Setup of oak:
// adc_3008
module adc_3008(clk, rst, cs, mosi, sck, miso, start, seg0, seg1, seg2, seg3, seg4, seg5); 
input clk, rst;
input miso;
input start;
output reg cs;
output reg mosi, sck;
output [7:0] seg0, seg1, seg2, seg3, seg4, seg5;
reg [2:0] state;     
reg [7:0] cnt_clk;   
reg [4:0] cnt_sck;   
reg [3:0] cnt_bit;   
reg [2:0] cnt_byte; 
reg rd_sig;          
reg [10:0] data_reg; 
reg [9:0] data_out;  
reg send_data_sig;   
reg [31:0] cnt;      
reg start_sig;       
wire [3:0] unit;
wire [3:0] ten; 
wire [3:0] hun; 
wire [3:0] thou; 
wire [3:0] ten_thou;
wire [3:0] hun_thou;
wire [19:0] data_bcd;
wire [19:0] data_bcd_vol;
assign data_bcd = {10'b0, data_out};
assign data_bcd_vol = (data_bcd*20'd479)/20'd1023;
parameter [2:0] INTIAL = 3'd0,
                WAIT_START = 3'd1,
                WRITE = 3'd2,
		READ = 3'd3,
		WAIT_END = 3'd4,
		END = 3'd5;
parameter WR_IN = 11'b000001_10010;
parameter cnt_clk_max = 8'd219;
parameter cnt_max = 32'd1_999;
always@(posedge clk or posedge rst)
if (rst)
cnt <= 32'd0;
else if (cnt == cnt_max)
cnt <= 32'd0;
else if (start == 1'b1)
cnt <= cnt + 1'b1;
always@(posedge clk or posedge rst)
if (rst)
start_sig <= 1'b0;
else if (start == 1'b1 && cnt == cnt_max)  
start_sig <= 1'b1;
else 
start_sig <= 1'b0;
always@(posedge clk or posedge rst)
if (rst)
state <= INTIAL;
else 
case(state)
INTIAL: if (start_sig == 1'b1)
        state <= WAIT_START;
		  else 
		  state <= INTIAL;
WAIT_START: if (cnt_byte == 3'd0 && cnt_clk == cnt_clk_max)
            state <= WRITE;
            else 
            state <= WAIT_START;			
WRITE: if (cnt_byte == 3'd1 && cnt_clk == cnt_clk_max)
       state <= READ;
	   else 
	   state <= WRITE;
READ: if (cnt_byte == 3'd2 && cnt_clk == cnt_clk_max)
      state <= WAIT_END;
      else 
      state <= READ;	  
WAIT_END: if (cnt_byte == 3'd3 && cnt_clk == cnt_clk_max)
          state <= END;
		    else 
		    state <= WAIT_END;
END: if (cnt_byte == 3'd4 && cnt_clk == cnt_clk_max)
     state <= INTIAL;
     else 
     state <= END;
default: state <= INTIAL;
endcase
always@(posedge clk or posedge rst)
if (rst)
cnt_clk <= 8'd0;
else if (state == INTIAL)
cnt_clk <= 8'd0;
else if (cnt_clk == cnt_clk_max) 
cnt_clk <= 8'd0;
else if (state != INTIAL)
cnt_clk <= cnt_clk + 1'b1;
always@(posedge clk or posedge rst)
  ...
Size: roughly 1600 cells after synthesis, ~160 flip-flops, about 14000 um^2 of cells after synthesis.
Settings: LEC_CHECK=0, CAP_MARGIN=20, CORE_ASPECT_RATIO=1.92, CORE_MARGIN=8, CORE_UTILIZATION=40, CTS_CLUSTER_DIAMETER=133, GPL_ROUTABILITY_DRIVEN=0, MAX_ROUTING_LAYER=met4, MIN_ROUTING_LAYER=met2, PLACE_DENSITY_LB_ADDON=0.08, SETUP_SLACK_MARGIN=1.69, SLEW_MARGIN=25; clock period 13.7 ns.
run.sh (not shown) runs the stock make flow with config.mk's settings and CLKGATE_MAP_FILE=.
The final report for oak shows a completed flow and a layout that fails verification, specifically design-rule violations.
Modified inputs, pine compared to oak
- removing CTS_CLUSTER_DIAMETER (formerly 133)
- removing PLACE_DENSITY_LB_ADDON (formerly 0.08)
- removing CORE_ASPECT_RATIO (formerly 1.92)
- removing MIN_ROUTING_LAYER (formerly met2)
- removing GPL_ROUTABILITY_DRIVEN (formerly 0)
- removing MAX_ROUTING_LAYER (formerly met4)
- removing SETUP_SLACK_MARGIN (formerly 1.69)
- changing SLEW_MARGIN from 25 to 20
- changing CORE_MARGIN from 8 to 2
- changing the clock period (ns, I/O delays scaled along) from 13.7 to 20.0
## What came out
Sort pine and oak by minimum setup slack in the final design desc -> top: pine. Critical path depth ended up 1 higher on pine than on oak. Compared to oak, pine has tally of clock buffers in the finished layout 1 higher. pine falls short of oak in hold slack. pine: PASS, flow complete, no timing, DRC or antenna violations. Clock network area share: pine > oak. Power of the clock network, pine and oak: larger value in oak. [compare] base=oak new=pine: cell area fell by 5.2%, wire length fell by about 23%. Headroom to the max-slew limit: pine worse than oak. The cell depth of the worst flop-to-flop path number comes out lower for oak vs pine.
### pine -> birch
- setting CORE_ASPECT_RATIO to 0.5 for the first time
- setting PLACE_DENSITY to 0.35 for the first time
- setting CTS_CLUSTER_SIZE to 95 for the first time
- changing CORE_UTILIZATION from 40 to 57
- setting TNS_END_PERCENT to 25 for the first time
- setting CTS_CLUSTER_DIAMETER to 232 for the first time
==> comparison <==
Run comparison: birch origin of the worst setup path data_out[0]$_DFFE_PP0P_; pine origin of the worst setup path data_out[7]$_DFFE_PP0P_. pine → birch: share of the clock period used by the worst path has increased, total iterations of the first detailed-routing run has increased, violation count after the first detailed-routing iteration has increased, cell area has decreased. pine → birch: final cell count went down; final routed wirelength across all metal layers climbed about 1.2%; total power consumption of the routed design now larger. Horizontal die dimension: birch > pine. Worst hold slack: pine vs birch, no meaningful difference. Number of flops mapped to enable cells by yosys: birch vs pine, no meaningful difference. birch vs pine: sequential share of layout area up in birch.

========
## 05-19
The RTL this note starts from:
==> flow/design.v <==
module seven_seg(en,in,seg);
input [3:0] in;
input en;
output [7:0] seg;
reg [7:0] seg;
always@(en or in)
begin
 if (!en) seg=8'b11111111;
 else case(in)
 4'd0: seg=8'b11000000;
 4'd1: seg=8'b11111001;
 4'd2: seg=8'b10100100;
 4'd3: seg=8'b10110000;
 4'd4: seg=8'b10011001;
 4'd5: seg=8'b10010010;
 4'd6: seg=8'b10000010;
 4'd7: seg=8'b11011000;
 4'd8: seg=8'b10000000;
 4'd9: seg=8'b10010000;
 default: seg=8'b11111111;
 endcase
 end
 endmodule 
module seven_seg_dot (en,in,seg);
input [3:0] in;
input en;
output [7:0] seg;
reg [7:0] seg;
always@(en or in)
begin
 if (!en) seg=8'b11111111;
 else case(in)
 4'd0: seg=8'b01000000;
 4'd1: seg=8'b01111001;
 4'd2: seg=8'b00100100;
 4'd3: seg=8'b00110000;
 4'd4: seg=8'b00011001;
 4'd5: seg=8'b00010010;
 4'd6: seg=8'b00000010;
 4'd7: seg=8'b01011000;
 4'd8: seg=8'b00000000;
 4'd9: seg=8'b00010000;
 default: seg=8'b11111111;
 endcase
 end
 endmodule 
module bcd_8421 (clk, rst, data, unit, ten, hun, thou, ten_thou, hun_thou);
input clk, rst;
input [19:0] data;
output [3:0] unit, ten, hun, thou, ten_thou, hun_thou;
reg [5:0]  cnt_shift;
reg [43:0] data_shift;  
reg        shift_sig;
reg [3:0]  unit, ten, hun, thou, ten_thou, hun_thou;
always@(posedge clk or posedge rst)
if (rst)
cnt_shift <= 5'd0;
else if (cnt_shift == 5'd21 && shift_sig == 1'b0)
cnt_shift <= 5'd0;
else if (shift_sig == 1'b0)
cnt_shift <= cnt_shift +1'b1;
else 
cnt_shift <= cnt_shift;
always@(posedge clk or posedge rst)
if (rst)
data_shift <= 44'b0;
else if (cnt_shift == 5'd0 && shift_sig == 1'b0)
data_shift <= {24'd0, data};
else if ((cnt_shift <= 5'd20) && (shift_sig == 1'b1))
begin
data_shift[23:20] <= (data_shift[23:20] > 4'b0100)?(data_shift[23:20] + 4'b0011):(data_shift[23:20]);
data_shift[27:24] <= (data_shift[27:24] > 4'b0100)?(data_shift[27:24] + 4'b0011):(data_shift[27:24]);
data_shift[31:28] <= (data_shift[31:28] > 4'b0100)?(data_shift[31:28] + 4'b0011):(data_shift[31:28]);
data_shift[35:32] <= (data_shift[35:32] > 4'b0100)?(data_shift[35:32] + 4'b0011):(data_shift[35:32]);
data_shift[39:36] <= (data_shift[39:36] > 4'b0100)?(data_shift[39:36] + 4'b0011):(data_shift[39:36]);
data_shift[43:40] <= (data_shift[43:40] > 4'b0100)?(data_shift[43:40] + 4'b0011):(data_shift[43:40]);
end
else if ((cnt_shift <= 5'd20) && (shift_sig == 1'b0))
data_shift <= data_shift << 1;
else 
data_shift <= data_shift;
always@(posedge clk or posedge rst)
if(rst == 1'b1)
shift_sig <= 1'b1;
else 
shift_sig <= ~shift_sig;
always@(posedge clk or posedge rst)
if(rst)
begin
unit <= 4'd0;
ten  <= 4'd0;
hun  <= 4'd0;
thou <= 4'd0;
ten_thou <= 4'd0;
hun_thou <= 4'd0;
end
else if (cnt_shift == 5'd21)
begin
 unit  <= data_shift[23:20];
 ten   <= data_shift[27:24];
 hun   <= data_shift[31:28];
 thou  <= data_shift[35:32];
 ten_thou <= data_shift[39:36];
 hun_thou <= data_shift[43:40];
 end
 endmodule
module adc_3008(clk, rst, cs, mosi, sck, miso, start, seg0, seg1, seg2, seg3, seg4, seg5); 
input clk, rst;
input miso;
input start;
output reg cs;
output reg mosi, sck;
output [7:0] seg0, seg1, seg2, seg3, seg4, seg5;
reg [2:0] state;     
reg [7:0] cnt_clk;   
reg [4:0] cnt_sck;   
reg [3:0] cnt_bit;   
reg [2:0] cnt_byte; 
reg rd_sig;          
reg [10:0] data_reg; 
reg [9:0] data_out;  
reg send_data_sig;   
reg [31:0] cnt;      
reg start_sig;       
wire [3:0] unit;
wire [3:0] ten; 
wire [3:0] hun; 
wire [3:0] thou; 
wire [3:0] ten_thou;
wire [3:0] hun_thou;
wire [19:0] data_bcd;
wire [19:0] data_bcd_vol;
assign data_bcd = {10'b0, data_out};
assign data_bcd_vol = (data_bcd*20'd479)/20'd1023;
parameter [2:0] INTIAL = 3'd0,
                WAIT_START = 3'd1,
                WRITE = 3'd2,
		READ = 3'd3,
		WAIT_END = 3'd4,
		END = 3'd5;
parameter WR_IN = 11'b000001_10010;
parameter cnt_clk_max = 8'd219;
parameter cnt_max = 32'd1_999;
always@(posedge clk or posedge rst)
if (rst)
cnt <= 32'd0;
else if (cnt == cnt_max)
cnt <= 32'd0;
else if (start == 1'b1)
cnt <= cnt + 1'b1;
always@(posedge clk or posedge rst)
if (rst)
start_sig <= 1'b0;
else if (start == 1'b1 && cnt == cnt_max)  
start_sig <= 1'b1;
else 
start_sig <= 1'b0;
always@(posedge clk or posedge rst)
if (rst)
state <= INTIAL;
else 
case(state)
INTIAL: if (start_sig == 1'b1)
        state <= WAIT_START;
		  else 
		  state <= INTIAL;
WAIT_START: if (cnt_byte == 3'd0 && cnt_clk == cnt_clk_max)
            state <= WRITE;
            else 
            state <= WAIT_START;			
WRITE: if (cnt_byte == 3'd1 && cnt_clk == cnt_clk_max)
       state <= READ;
	   else 
	   state <= WRITE;
READ: if (cnt_byte == 3'd2 && cnt_clk == cnt_clk_max)
      state <= WAIT_END;
      else 
      state <= READ;	  
WAIT_END: if (cnt_byte == 3'd3 && cnt_clk == cnt_clk_max)
          state <= END;
		    else 
		    state <= WAIT_END;
END: if (cnt_byte == 3'd4 && cnt_clk == cnt_clk_max)
     state <= INTIAL;
     else 
     state <= END;
default: state <= INTIAL;
endcase
always@(posedge clk or posedge rst)
if (rst)
cnt_clk <= 8'd0;
else if (state == INTIAL)
cnt_clk <= 8'd0;
else if (cnt_clk == cnt_clk_max) 
cnt_clk <= 8'd0;
else if (state != INTIAL)
cnt_clk <= cnt_clk + 1'b1;
always@(posedge clk or posedge rst)
if (rst)
cnt_byte <= 3'd0;
else if (cnt_byte == 3'd4 && cnt_clk == cnt_clk_max)
cnt_byte <= 3'd0;
else if (cnt_clk == cnt_clk_max)
cnt_byte <= cnt_byte + 1'b1;
always@(posedge clk or posedge rst)
if (rst)
cnt_sck <= 5'd0;
else if (state == WRITE && cnt_byte == 3'd1 && cnt_sck == 5'd19)
cnt_sck <= 5'd0;
else if (state ==READ && cnt_byte == 3'd2 && cnt_sck == 5'd19)
cnt_sck <= 5'd0;
else if (state == WRITE && cnt_byte == 3'd1)
cnt_sck <= cnt_sck + 1'b1;
else if (state ==READ && cnt_byte == 3'd2)
cnt_sck <= cnt_sck + 1'b1;
else 
cnt_sck <= 1'b0;
always@(posedge clk or posedge rst)
if (rst)
sck <= 1'b0;
else if (cnt_sck == 5'd0 && cnt_byte == 3'd3)
sck <= 1'b0;
else if (cnt_sck == 5'd0 && cnt_byte == 3'd1 && cnt_bit >= 4'd5)
sck <= 1'b0;
else if (cnt_sck == 5'd10 && cnt_byte == 3'd1 && cnt_bit >= 4'd5)
sck <= 1'b1;
else if (cnt_sck == 5'd0 && cnt_byte == 3'd2)
sck <= 1'b0;
else if (cnt_sck == 5'd10 && cnt_byte == 3'd2)
sck <= 1'b1;
else 
sck <= sck;
always@(posedge clk or posedge rst)
if (rst)
cnt_bit <= 4'd0;
else if (cnt_bit == 4'd10 && cnt_sck == 5'd10)
cnt_bit <= 4'd0;
else if (cnt_sck == 5'd10)
cnt_bit <= cnt_bit + 1'b1;
always@(posedge clk or posedge rst)
if (rst)
cs <= 1'b1;
else if (start_sig == 1'b1)
cs <= 1'b0;
else if (cnt_byte == 3'd3 && cnt_clk == cnt_clk_max && state == WAIT_END)
cs <= 1'b1;
always@(posedge clk or posedge rst)
if (rst)
mosi <= 1'b0;
else if (state == WRITE && cnt_byte == 4'd1 && cnt_sck == 5'd0)
mosi <= WR_IN[10-cnt_bit];
else if (state != WRITE)
mosi <= 1'b0;
always@(posedge clk or posedge rst)
if (rst)
rd_sig <= 1'b0;
else if (state == READ && cnt_byte == 4'd2 && cnt_sck == 5'd9)
rd_sig <= 1'b1;
else 
rd_sig <= 1'b0;
always@(posedge clk or posedge rst)
if (rst)
data_reg <= 11'd0;
else if (rd_sig == 1'b1)
data_reg <= {data_reg[9:0], miso};
always@(posedge clk or posedge rst)
if (rst)
send_data_sig <= 1'b0;
else if (cnt_byte == 4'd2 && cnt_clk == cnt_clk_max)
send_data_sig <= 1'b1;
else 
send_data_sig <= 1'b0;
always@(posedge clk or posedge rst)
if (rst)
data_out <= 10'd0;
else if (send_data_sig == 1'b1)
data_out <= data_reg[9:0];
else 
data_out <= data_out;
bcd_8421 bcd_8421_inst(
.clk(clk), 
.rst(rst), 
.data(data_bcd_vol), 
.unit(unit), 
.ten(ten), 
.hun(hun), 
.thou(thou), 
.ten_thou(ten_thou), 
.hun_thou(hun_thou)
);
seven_seg s0(
.en(1'b1),
.in(unit), 
.seg(seg0));
seven_seg s1(
.en(1'b1),
.in(ten), 
.seg(seg1));
seven_seg_dot s2(
.en(1'b1),
.in(hun), 
.seg(seg2));
seven_seg s3(
.en(1'b1),
.in(thou), 
.seg(seg3));
seven_seg s4(
.en(1'b1),
.in(ten_thou), 
.seg(seg4));
seven_seg s5(
.en(1'b1),
.in(hun_thou), 
.seg(seg5));
endmodule
export LEC_CHECK = 0
export ABC_AREA = 1
export CAP_MARGIN = 20
export CORE_MARGIN = 2
export CORE_UTILIZATION = 71
export SLEW_MARGIN = 20
create_clock -name core_clock -period 31.8 [get_ports {clk}]
05-19: full flow OK, the timing, design-rule and antenna checks passed
diff inputs: 05-19 => 10-02
- a change of CORE_UTILIZATION from 71 to 64
- a change of the clock period (ns, I/O delays scaled along) from 31.8 to 7.6
## What came out
The flow for 10-02 finished, though final verification flagged setup timing.
05-19 vs 10-02, start point of the critical path: data_out[3] vs data_out[4]
10-02 vs. 05-19: non-clock buffer count has increased; wire length after detailed routing +about 20%; total number of clock tree sinks flat.

========
## run A
RTL: the design.v shown in full above, as it stands there.
==> flow/config.mk <==
export PLATFORM = sky130hd
export DESIGN_NAME = adc_3008
export DESIGN_NICKNAME = adc_3008
export VERILOG_FILES = /design/flow/design.v
export SDC_FILE = /design/flow/constraint.sdc
export NUM_CORES = 4
export LEC_CHECK = 0
export CAP_MARGIN = 20
export CORE_ASPECT_RATIO = 1.88
export CORE_MARGIN = 2
export CORE_UTILIZATION = 57
export CTS_CLUSTER_DIAMETER = 223
export CTS_CLUSTER_SIZE = 95
export SLEW_MARGIN = 20
export TNS_END_PERCENT = 25
==> flow/constraint.sdc <==
create_clock -name core_clock -period 20.0 [get_ports {clk}]
set_input_delay 4.0000 -clock core_clock [delete_from_list [all_inputs] [get_ports {clk}]]
set_output_delay 4.0000 -clock core_clock [all_outputs]
set_load 0.01 [all_outputs]
Relative to run A, the following input files were edited for run B:
- CORE_ASPECT_RATIO: 1.88 -> 0.51
- CORE_UTILIZATION: 57 -> 31
- ABC_AREA: unset -> 1
[summary]
- Wire length (run B over run A): decrease, about 16%
- Taking run A as the reference, in run B non-clock buffer count fell by 1.
- Run B vs run A, maximum fanout along the worst path went up by 7.
- In run B relative to run A, die area had gone up by more than half.
- Looking at combinational family with the most area after synthesis, the AND-OR/OR-AND gates result is from run A; the simple AND/OR/NAND/NOR gates one comes from run B.
- Overall power after layout on run B is up relative to run A.
- Run A leaves less setup margin than run B.
- Going from run A to run B, share of synthesized area occupied by flip-flops and latches did not really move, synthesized instance count went up.
Inputs modified between run B and run C:
- CTS_CLUSTER_SIZE removed (was 95)
- TNS_END_PERCENT removed (was 25)
- CORE_UTILIZATION changed from 31 to 40
- HOLD_SLACK_MARGIN newly set to 0.18
- GPL_TIMING_DRIVEN newly set to 0
- ABC_AREA removed (was 1)
- CORE_ASPECT_RATIO changed from 0.51 to 0.59
- CTS_CLUSTER_DIAMETER removed (was 223)
==> results <==
Run C completed end to end with timing, DRC and antenna clean.
In run C the hold slack turned out 0.031 ns higher than in run B.
Compared run C against run B; post-synthesis adder-cell area fraction within noise.
Measured against run C, the average size of a mapped cell of run B comes out at 0.829 times the reference value.
Of run C and run B, the lower net switching power belongs to run B.
AND-OR/OR-AND gates as the dominant combinational cell family by area after synthesis was reported by run C, and simple AND/OR/NAND/NOR gates by run B.
Delta (run C minus run B): synthesized netlist cell count decreased 17%, final critical path time including I/O delays and setup increased 2.30 ns.
Input-level comparison between run D and run C:
- setting GPL_ROUTABILITY_DRIVEN to 0 for the first time
- setting CELL_PAD_IN_SITES_DETAIL_PLACEMENT to 1 for the first time
- setting CTS_CLUSTER_DIAMETER to 30 for the first time
Findings:
Run D -> run C: number of flip-flops and latches delta 0, exact match. Compared with run C, run D shows a worst setup slack that is 0.73 ns lower. Cell area delta (run D -> run C): insignificant. Peak ir drop on the vdd network, run D vs run C: down by a few percent. Of run D and run C, it is run D that has the higher overall power after layout. Summary of run D over run C: number of search-and-repair iterations in the first detailed-routing pass moved up, total length of routed met3 wires lower, power drawn by the combinational cells climbed about 5%, worst slack on hold paths went up by 0.013 ns.
[inputs] run E vs run D
- changing HOLD_SLACK_MARGIN from 0.18 to -0.1
- removing CELL_PAD_IN_SITES_DETAIL_PLACEMENT (formerly 1)
- removing GPL_TIMING_DRIVEN (formerly 0)
- changing CORE_UTILIZATION from 40 to 55
- setting ABC_AREA to 1 for the first time
- changing CTS_CLUSTER_DIAMETER from 30 to 309
- setting SETUP_SLACK_MARGIN to 4.19 for the first time
- setting CTS_CLUSTER_SIZE to 93 for the first time
- setting TNS_END_PERCENT to 15 for the first time
- removing CORE_ASPECT_RATIO (formerly 0.59)
- removing GPL_ROUTABILITY_DRIVEN (formerly 0)
Notes after the runs:
Going from run D to run E, worst-case register-to-register setup slack grows by 2.64 ns.
Cell count ends up higher on run E.
Diff run D and run E: wire length of the first global-routing pass lower in run E
Run E reports a lower share of cell area taken by multi-input logic gates than run D does.
Run E vs run D, placed instance area went down by 370 um2.
Run E was carried through to the last stage, and its layout satisfied the timing, design-rule and antenna checks.
Edits applied to the flow inputs when going from run E to run F:
- swapping 309 for 385 in CTS_CLUSTER_DIAMETER
- clearing SETUP_SLACK_MARGIN, which used to be 4.19
- clearing ABC_AREA, which used to be 1
--- outcome ---
Run F went all the way through synthesis, placement and routing and the layout is clean on timing, DRC and antenna.
Run F vs run E: final cell count without fillers down by more than 10%
Compared run E against run F; effective utilization at floorplan within noise.
Netlist area before placement of run F exceeds that of run E slightly.
Area added between synthesis and finish (run F over run E): decrease, 1.6 points
No activity file was given, so power comes from the tool's default toggle rates.
